Design vga_top, start of the top module:
module vga_top(
	input ClkPort,
	input BtnC,
	input BtnU,
	input BtnD,
	input BtnR,
	input BtnL,
	input MoveTick,  
	output hSync, vSync,
	output [3:0] vgaR, vgaG, vgaB,
	output An0, An1, An2, An3, An4, An5, An6, An7,
	output Ca, Cb, Cc, Cd, Ce, Cf, Cg, Dp,
	output MemOE, MemWR, RamCS, QuadSpiFlashCS
	);
Size in the first run: about 3000 cells after synthesis, ~120 flip-flops, roughly 41 I/O pins, roughly 23000 um2 of cells after synthesis.
clock: 11.4 ns
lec_check: 0
abc_area: 0
cap_margin: 20
core_aspect_ratio: 1.2
core_margin: 7
core_utilization: 64
cts_cluster_diameter: 285
cts_cluster_size: 100
gpl_routability_driven: 1
gpl_timing_driven: 1
place_density: 0.61
setup_slack_margin: -0.83
slew_margin: 20
tns_end_percent: 35
run.sh (not shown) runs the stock make flow with config.mk's settings and CLKGATE_MAP_FILE=.
The first run went through all stages and came out clean.
Change:
- ABC_AREA: 0 -> unset
- CORE_ASPECT_RATIO: 1.2 -> unset
- CORE_MARGIN: 7 -> 2
- CORE_UTILIZATION: 64 -> 60
- CTS_CLUSTER_DIAMETER: 285 -> unset
- CTS_CLUSTER_SIZE: 100 -> unset
- GPL_ROUTABILITY_DRIVEN: 1 -> unset
- GPL_TIMING_DRIVEN: 1 -> unset
- PLACE_DENSITY: 0.61 -> unset
- SETUP_SLACK_MARGIN: -0.83 -> unset
- TNS_END_PERCENT: 35 -> unset
- clock period: 11.4 -> 5.39 ns (I/O delays scaled with it)
After rerunning: This time the run ran to the end with violations: setup timing; critical path depth came out higher by 4; non-clock buffer count goes up by 271; synthesized area stays the same; cell area is higher by roughly a tenth; sequential cell count stays the same; wire length went up by a few percent; sequential share of layout area decreases by 1.4 points; die size came out lower by a few percent; power grows by well over a third; global-route usage rose by 5.9 points; core utilization rose by 3.3 points.
Change:
- CORE_UTILIZATION: 60 -> 40
- PLACE_DENSITY: unset -> 0.6
- clock period: 5.39 -> 12.0 ns (I/O delays scaled with it)
What happened:
- The new run finished clean
- cell count came out lower by 0.67%
- clock-buffer cell count is unchanged
- via count is lower by 9.2%
Change:
- CELL_PAD_IN_SITES_DETAIL_PLACEMENT: unset -> 1
- CELL_PAD_IN_SITES_GLOBAL_PLACEMENT: unset -> 3
- CTS_CLUSTER_DIAMETER: unset -> 310
- PLACE_DENSITY: 0.6 -> unset
- PLACE_DENSITY_LB_ADDON: unset -> 0.16
Effect: Utilization is higher by 0.27 points. Wire length is higher by 11%. Final area is higher by 0.63%. Register-to-register slack gets better by 80 ps. Worst setup slack gets better by 330 ps. Via count is higher by 1.5%. Synthesized cell count stays the same.
Change:
- CELL_PAD_IN_SITES_DETAIL_PLACEMENT: 1 -> unset
- CELL_PAD_IN_SITES_GLOBAL_PLACEMENT: 3 -> unset
- CTS_CLUSTER_DIAMETER: 310 -> unset
- PLACE_DENSITY: unset -> 0.6
- PLACE_DENSITY_LB_ADDON: 0.16 -> unset
- clock period: 12.0 -> 5.33 ns (I/O delays scaled with it)
Outcome: With this change the flow finished but fails on setup timing; wire length is lower by 1.7%; global-route usage falls by 0.94 points; setup slack is worse by 3100 ps; power grows to 2.6 times its value; design area rose by 16%; die size does not change; critical path depth rises by 2.
Change:
- clock period: 5.33 -> 9.52 ns (I/O delays scaled with it)
After rerunning: With this change the flow finished with timing, DRC and antenna clean; core utilization went down by 7.2 points; clock skew barely changes; die area does not change; power came out lower by 53%; setup slack improves by 1200 ps; global-route usage falls by 3.6 points; first-iteration DRC count climbs by 1.4%; cell count goes down by 10%; final area goes down by 14%; sequential power falls by 31%.

* * *

vga_top again, from the RTL that the note above started with.
make LEC_CHECK=0 CAP_MARGIN=20 CORE_MARGIN=2 CORE_UTILIZATION=68 CTS_CLUSTER_DIAMETER=28 CTS_CLUSTER_SIZE=36 SETUP_SLACK_MARGIN=0.92 SLEW_MARGIN=20 TNS_END_PERCENT=5 finish   # period 5.39 ns
The first run completed and failed the layout checks on negative setup slack.
Next try:
CORE_UTILIZATION = 65   (was 68)
CTS_CLUSTER_DIAMETER = unset   (was 28)
CTS_CLUSTER_SIZE = unset   (was 36)
SETUP_SLACK_MARGIN = unset   (was 0.92)
TNS_END_PERCENT = unset   (was 5)
clock period = 8.85 ns   (was 5.39 ns; I/O delays follow)
The new run completed without violations; combinational power drops by 49%; die area climbs by 4.5%; routed wire length drops by 4.9%; non-clock buffer count drops by 215; power drops by 46%; worst hold slack improves by 0.0041 ns; worst setup slack improves by 0.68 ns; register-to-register slack improves by 1.8 ns; sequential cell count stays the same; clock power drops by 41%.
Next try:
SETUP_SLACK_MARGIN = 0.92   (was unset)
TNS_END_PERCENT = 5   (was unset)
clock period = 5.39 ns   (was 8.85 ns; I/O delays follow)
Now the flow completed, yet does not pass: negative setup slack.
Design area climbs by about 12%.
Clock power goes up by 58%.
Hold slack is worse by 0.0049 ns.
Power grows by 88%.
Wire length is higher by about 7%.
Global-route usage came out higher by 2.2 points.
Combinational power came out higher by 100%.
Cell count came out higher by 6.9%.
Next try:
CTS_CLUSTER_DIAMETER = 30   (was unset)
CTS_CLUSTER_SIZE = 62   (was unset)
SETUP_SLACK_MARGIN = unset   (was 0.92)
TNS_END_PERCENT = unset   (was 5)
clock period = 5.31 ns   (was 5.39 ns; I/O delays follow)
Effect: The changed run finished but fails on negative setup slack. Count of clock-buffer cells in the layout came out lower by 1. Worst setup slack loses 0.083 ns. Routed wire length hardly moves. Global-route usage came out higher by 0.17 points. Core utilization came out lower by 0.11 points. Flip-flop count stays the same. Final cell count came out higher slightly. Combinational power came out higher by a few percent. Area after synthesis does not change. Via count came out lower slightly.
Next try:
ABC_AREA = 1   (was unset)
CELL_PAD_IN_SITES_DETAIL_PLACEMENT = 2   (was unset)
CORE_UTILIZATION = 54   (was 65)
CTS_CLUSTER_DIAMETER = unset   (was 30)
CTS_CLUSTER_SIZE = unset   (was 62)
GPL_ROUTABILITY_DRIVEN = 0   (was unset)
GPL_TIMING_DRIVEN = 0   (was unset)
SLEW_MARGIN = 10   (was 20)
=> Now the flow stopped in detailed placement (3_5_place_dp) on DPL-0033; area after synthesis is higher by 11%; die size is higher by 33%; synthesized cell count is higher by 34%.
Next try:
ABC_AREA = unset   (was 1)
CELL_PAD_IN_SITES_DETAIL_PLACEMENT = unset   (was 2)
CORE_UTILIZATION = 33   (was 54)
GPL_ROUTABILITY_DRIVEN = unset   (was 0)
GPL_TIMING_DRIVEN = unset   (was 0)
PLACE_DENSITY = 0.6   (was unset)
SLEW_MARGIN = 20   (was 10)
clock period = 12.5 ns   (was 5.31 ns; I/O delays follow)
The changed run finished with timing, DRC and antenna clean.
Die area rose by well over a third.
Area after synthesis fell by roughly a tenth.
Synthesized cell count decreases by a quarter to a third.

* * *

JK:
Starting RTL as in the previous note.
==> flow/config.mk <==
export PLATFORM = sky130hd
export DESIGN_NAME = vga_top
export DESIGN_NICKNAME = vga_top
export VERILOG_FILES = /design/flow/design.v
export SDC_FILE = /design/flow/constraint.sdc
export NUM_CORES = 4
export LEC_CHECK = 0
export CAP_MARGIN = 20
export CORE_MARGIN = 2
export CORE_UTILIZATION = 65
export CTS_CLUSTER_DIAMETER = 30
export CTS_CLUSTER_SIZE = 62
export PLACE_DENSITY_LB_ADDON = 0.01
export SETUP_SLACK_MARGIN = 1.58
export SLEW_MARGIN = 20
export TNS_END_PERCENT = 5
==> flow/constraint.sdc <==
create_clock -name core_clock -period 5.31 [get_ports {ClkPort}]
set_input_delay 1.0620 -clock core_clock [delete_from_list [all_inputs] [get_ports {ClkPort}]]
set_output_delay 1.0620 -clock core_clock [all_outputs]
set_load 0.01 [all_outputs]
The final report for JK shows a completed flow and a layout that fails verification, specifically setup timing.
Input changes introduced in MS (baseline for comparison: JK):
- ABC_AREA now 1, previously not set
- GPL_ROUTABILITY_DRIVEN now 0, previously not set
- TNS_END_PERCENT no longer set, was 5
- SETUP_SLACK_MARGIN now 1.27, was 1.58
- CELL_PAD_IN_SITES_DETAIL_PLACEMENT now 2, previously not set
- CTS_CLUSTER_DIAMETER no longer set, was 30
- PLACE_DENSITY_LB_ADDON now 0.02, was 0.01
- GPL_TIMING_DRIVEN now 0, previously not set
- CORE_UTILIZATION now 51, was 65
- CTS_CLUSTER_SIZE no longer set, was 62
- HOLD_SLACK_MARGIN now 0.04, previously not set
- CELL_PAD_IN_SITES_GLOBAL_PLACEMENT now 3, previously not set
- SLEW_MARGIN now 10, was 20
- CAP_MARGIN now 5, was 20
### Flow results
The flow ended early for MS: it failed with a tool error in global placement without I/O.
Of JK and MS, MS shows the lower register share after synthesis, with JK above it.
Of JK and MS, the run reporting the lower compound-cell area share of the yosys netlist was MS.
Combined area of all synthesized cells deteriorates in MS relative to JK.
Xor and xnor fraction of the mapped netlist area, JK and MS, lower one = MS.
Looking at area fraction in and, or, nand and nor cells, MS sits 11 points above JK.
JK → MS: chip area higher, post-synth tally of flip-flops with integrated enable has remained practically unchanged, synthesized cell count has increased, die outline width rose by 36 um, cell total in the yosys stat output rose by 1015.
On post-synthesis chip area from yosys, the lower figure sits with JK, not MS.
For AL, these inputs were changed with respect to MS:
- CELL_PAD_IN_SITES_GLOBAL_PLACEMENT now 2, was 3
- SETUP_SLACK_MARGIN no longer set, was 1.27
- PLACE_DENSITY_LB_ADDON now 0.11, was 0.02
--- outcome ---
- Status: AL FAILED at global placement without I/O (tool error)
- Simple-gate share of the synthesized area came out exactly the same in AL and MS.
- Delta (AL minus MS): effective utilization at floorplan about even, die area about even, synthesized area about even.
- Diff MS -> AL: x dimension of the die comparable, count of different cell masters after synthesis comparable, gate count of the mapped netlist comparable, compound-gate portion of the synthesized area comparable, synthesis area per yosys comparable.
- MS -> AL: fraction of synthesis flops using an asynchronous set or reset pin delta 0, exact match
- AL -> MS: number of standard-cell rows in the floorplan delta 0, exact match
The following lists how TR was set up differently from AL:
- PLACE_DENSITY_LB_ADDON: 0.11 -> unset
- GPL_ROUTABILITY_DRIVEN: 0 -> unset
- ABC_AREA: 1 -> unset
- CELL_PAD_IN_SITES_GLOBAL_PLACEMENT: 2 -> unset
- CELL_PAD_IN_SITES_DETAIL_PLACEMENT: 2 -> unset
- GPL_TIMING_DRIVEN: 0 -> unset
- CAP_MARGIN: 5 -> 20
- CORE_UTILIZATION: 51 -> 54
- HOLD_SLACK_MARGIN: 0.04 -> unset
- the clock period (ns, I/O delays scaled along): 5.31 -> 12.0
Results
- Of TR and AL, TR shows the higher portion of netlist area occupied by mux cells, with AL below it.
- When TR is measured against AL, its die area turns out about 15% lower.
- TR against AL; total cells reported by yosys after synthesis is down by more than a quarter.
- The sole clean run among TR and AL is TR.
- Of TR and AL, AL shows the lower synthesized-area fraction occupied by ao, oa, aoi and oai cells, with TR above it.
- Changes observed in TR relative to AL: area of the core went down by 7200 um^2, synthesized netlist cell count has decreased, area after synthesis fell by 10%, number of unique standard cell types used by synthesis has increased, number of standard-cell rows in the floorplan moved down.

* * *

== north ==
vga_top again, from the RTL that the note above started with.
clock: 11.4 ns
lec_check: 0
abc_area: 0
cap_margin: 20
core_aspect_ratio: 1.2
core_margin: 7
core_utilization: 64
cts_cluster_diameter: 285
cts_cluster_size: 100
gpl_routability_driven: 1
gpl_timing_driven: 1
hold_slack_margin: 0.23
place_density: 0.41
setup_slack_margin: -1.14
slew_margin: 20
tns_end_percent: 35
north: all stages complete, timing, DRC and antenna checks passed
### north -> south
- CORE_MARGIN: 7 -> 2
- HOLD_SLACK_MARGIN: 0.23 -> unset
- PLACE_DENSITY: 0.41 -> unset
- SETUP_SLACK_MARGIN: -1.14 -> -0.6
- CORE_ASPECT_RATIO: 1.2 -> 0.78
- CTS_CLUSTER_SIZE: 100 -> 21
- ABC_AREA: 0 -> 1
- CORE_UTILIZATION: 64 -> 58
- CTS_CLUSTER_DIAMETER: 285 -> unset
- the clock period (ns, I/O delays scaled along): 11.4 -> 7.72
==> comparison <==
- Result for north and south: all clean
- Termination of the worst setup path = vgaG[1]: south; termination of the worst setup path = vgaB[0]: north
- | clock network fraction of design power | south vs north | 5.1 points lower |
- south: synthesized cell count 34% above north
- The clock slew seen by the registers of the worst setup and hold paths on north is in line with that on south.
- Between north and south, global-route wire length before repair is higher for south, north comes in under that.
- [south vs north] placeable core area: higher in south
- Detailed route wirelength on metal3: south > north
- Reported for north and south, H-tree depth turned out identical to the last digit.
- Diff north -> south | number of vias after detailed routing | up by more than 10%
- The estimated power of south ends up higher than the estimate for north.
diff inputs: south => east
- ABC_AREA no longer set, was 1
- CTS_CLUSTER_SIZE no longer set, was 21
- CORE_UTILIZATION now 68, was 58
- TNS_END_PERCENT no longer set, was 35
- GPL_TIMING_DRIVEN no longer set, was 1
- SETUP_SLACK_MARGIN no longer set, was -0.6
- CORE_ASPECT_RATIO no longer set, was 0.78
- PLACE_DENSITY now 0.6, previously not set
- GPL_ROUTABILITY_DRIVEN no longer set, was 1
- the clock period (ns, I/O delays scaled along) now 6.16, was 7.72
## What came out
- [east] flow finished | final checks: failed | reasons: setup timing
- On top fanout value on the critical path: east sits below south.
- Fraction of area in clock buffers and inverters was higher in the run labelled east.
- Delta(number of DRC markers in iteration 0, east - south) < 0
- Total design power: east lower than south
- Cell resize tally after clock tree synthesis for east is higher than for south.
- Comparing south and east, wire length of the first global-routing pass is higher on south.
- | final-layout clock buffer total | higher: south |
- Summary of east over south: power attributed to the clock group went up about 24%, logic area fell 950 um^2, global routing usage on met1 went down by 2.2 points.
Input changes introduced in west (baseline for comparison: east):
- CORE_UTILIZATION changed from 68 to 66
- CTS_CLUSTER_SIZE newly set to 97
- CTS_CLUSTER_DIAMETER newly set to 353
- the clock period (ns, I/O delays scaled along) changed from 6.16 to 5.46
--- outcome ---
The required time of the critical path of west is lower than that of east.
west vs east: global-route usage up
Filler-free cell count of the finished design on west is up relative to east.
For the routability-driven placement congestion ratio, west came in 0.020 lower than east did.
When west is measured against east, its total via count after detailed routing turns out about 1.4% higher.
west: vertical extent of the die higher than east
Although it ran to completion, west produced a layout that fails the final checks because of setup timing.
Final-layout fill cell count: west lower than east
In terms of share of the cycle needed by the critical path after routing, east and west differ only marginally.
Re number of multi-input combinational cells: no difference whatsoever between east and west.

* * *

== run 1 ==
vga_top again, from the RTL that the note above started with.
Settings: LEC_CHECK=0, ABC_AREA=1, CAP_MARGIN=35, CORE_ASPECT_RATIO=0.78, CORE_MARGIN=7, CORE_UTILIZATION=37, CTS_CLUSTER_SIZE=27, GPL_ROUTABILITY_DRIVEN=0, GPL_TIMING_DRIVEN=0, PLACE_DENSITY_LB_ADDON=0.08, SETUP_SLACK_MARGIN=-0.22, SLEW_MARGIN=5, TNS_END_PERCENT=35; clock period 7.38 ns.
Run 1: flow complete, layout not clean; failing: setup timing
Modified inputs, run 2 compared to run 1
Settings: CORE_MARGIN changed from 7 to 2; SETUP_SLACK_MARGIN removed (was -0.22); CTS_CLUSTER_DIAMETER newly set to 195; CORE_UTILIZATION changed from 37 to 72; GPL_TIMING_DRIVEN changed from 0 to 1; SLEW_MARGIN changed from 5 to 20; GPL_ROUTABILITY_DRIVEN changed from 0 to 1; CAP_MARGIN changed from 35 to 0; the clock period (ns, I/O delays scaled along) changed from 7.38 to 5.74.
[summary]
Run 2: all stages done; final checks FAILED (setup timing).
The hold slack on run 1 is in line with that on run 2.
Register share of the cell area (run 2 over run 1): increase, 0.20 points
Cmp run 2 vs run 1: detailed-route wire length on metal 1 lower in run 2
Diff run 2 and run 1: largest incremental delay on the critical path lower in run 2
Run 2: final setup slack of the worst path is 0.033 ns lower than what run 1 reported.
~same share of total power in combinational logic in run 2 and run 1
Sum of routed wire length over all layers in run 2 is about 8% below run 1.
The area of combinational cells with multiple inputs of run 2 exceeds that of run 1 by 120 sq um.
Lower critical path depth among run 2 and run 1: run 2
For run 3, these inputs were changed with respect to run 2:
Settings: clearing PLACE_DENSITY_LB_ADDON, which used to be 0.08; clearing GPL_ROUTABILITY_DRIVEN, which used to be 1; clearing TNS_END_PERCENT, which used to be 35; clearing GPL_TIMING_DRIVEN, which used to be 1; clearing CORE_ASPECT_RATIO, which used to be 0.78; swapping 0 for 20 in CAP_MARGIN; clearing CTS_CLUSTER_SIZE, which used to be 27; putting PLACE_DENSITY at 0.6 where nothing was set; clearing CTS_CLUSTER_DIAMETER, which used to be 195; swapping 5.74 for 2.91 in the clock period (ns, I/O delays scaled along).
### Flow results
- From run 3 to run 2, cell area after technology mapping did not move at all.
- Run 3 failed in detailed placement (3_5_place_dp) with DPL-0038.
- Between run 2 and run 3, the die area does not differ in any meaningful way.
- AND-OR/OR-AND share of the synthesized area: run 3 vs run 2 identical
- Delta (run 3 minus run 2): chip height saw an increase; arithmetic-cell share of the synthesized area counting full adders, half adders and majority gates saw little to no change; synthesized cell count saw little to no change.
Input-level comparison between run 4 and run 3:
Settings: ABC_AREA: 1 -> unset; SETUP_SLACK_MARGIN: unset -> 0.49; CORE_UTILIZATION: 72 -> 40; the clock period (ns, I/O delays scaled along): 2.91 -> 9.52.
Results
- Run 3 got as far as detailed placement (3_5_place_dp), where a tool error ended the run.
- Run 4 was carried through to the last stage, and its layout satisfied the timing, DRC and antenna checks.
- Note that the floorplan die height recorded for run 3 amounts to 0.79 times the value seen in run 4.
- The area share of fa/ha/maj cells after synthesis in run 4 sits 2.2 points above the value recorded for run 3.
- Run 4: summed instance area of the synthesized netlist is about 10% lower than what run 3 reported.
- Area of the core in run 4 is 63% above run 3.
- Synthesized cell count shrinks by more than a quarter when moving from run 3 to run 4.
- Compared with run 3, in run 4 area fraction in compound gates increased 7.9 points, post-synthesis chip area from yosys decreased 10%.
- As of run 4, synthesized area divided by synthesized cell count had risen by more than 10% compared to run 3.
- From run 3 to run 4 the numbers moved as follows: initial standard-cell utilization of the core lower, sequential area share after synthesis increased 1.4 points.
Power is estimated from default activity; no workload was simulated.
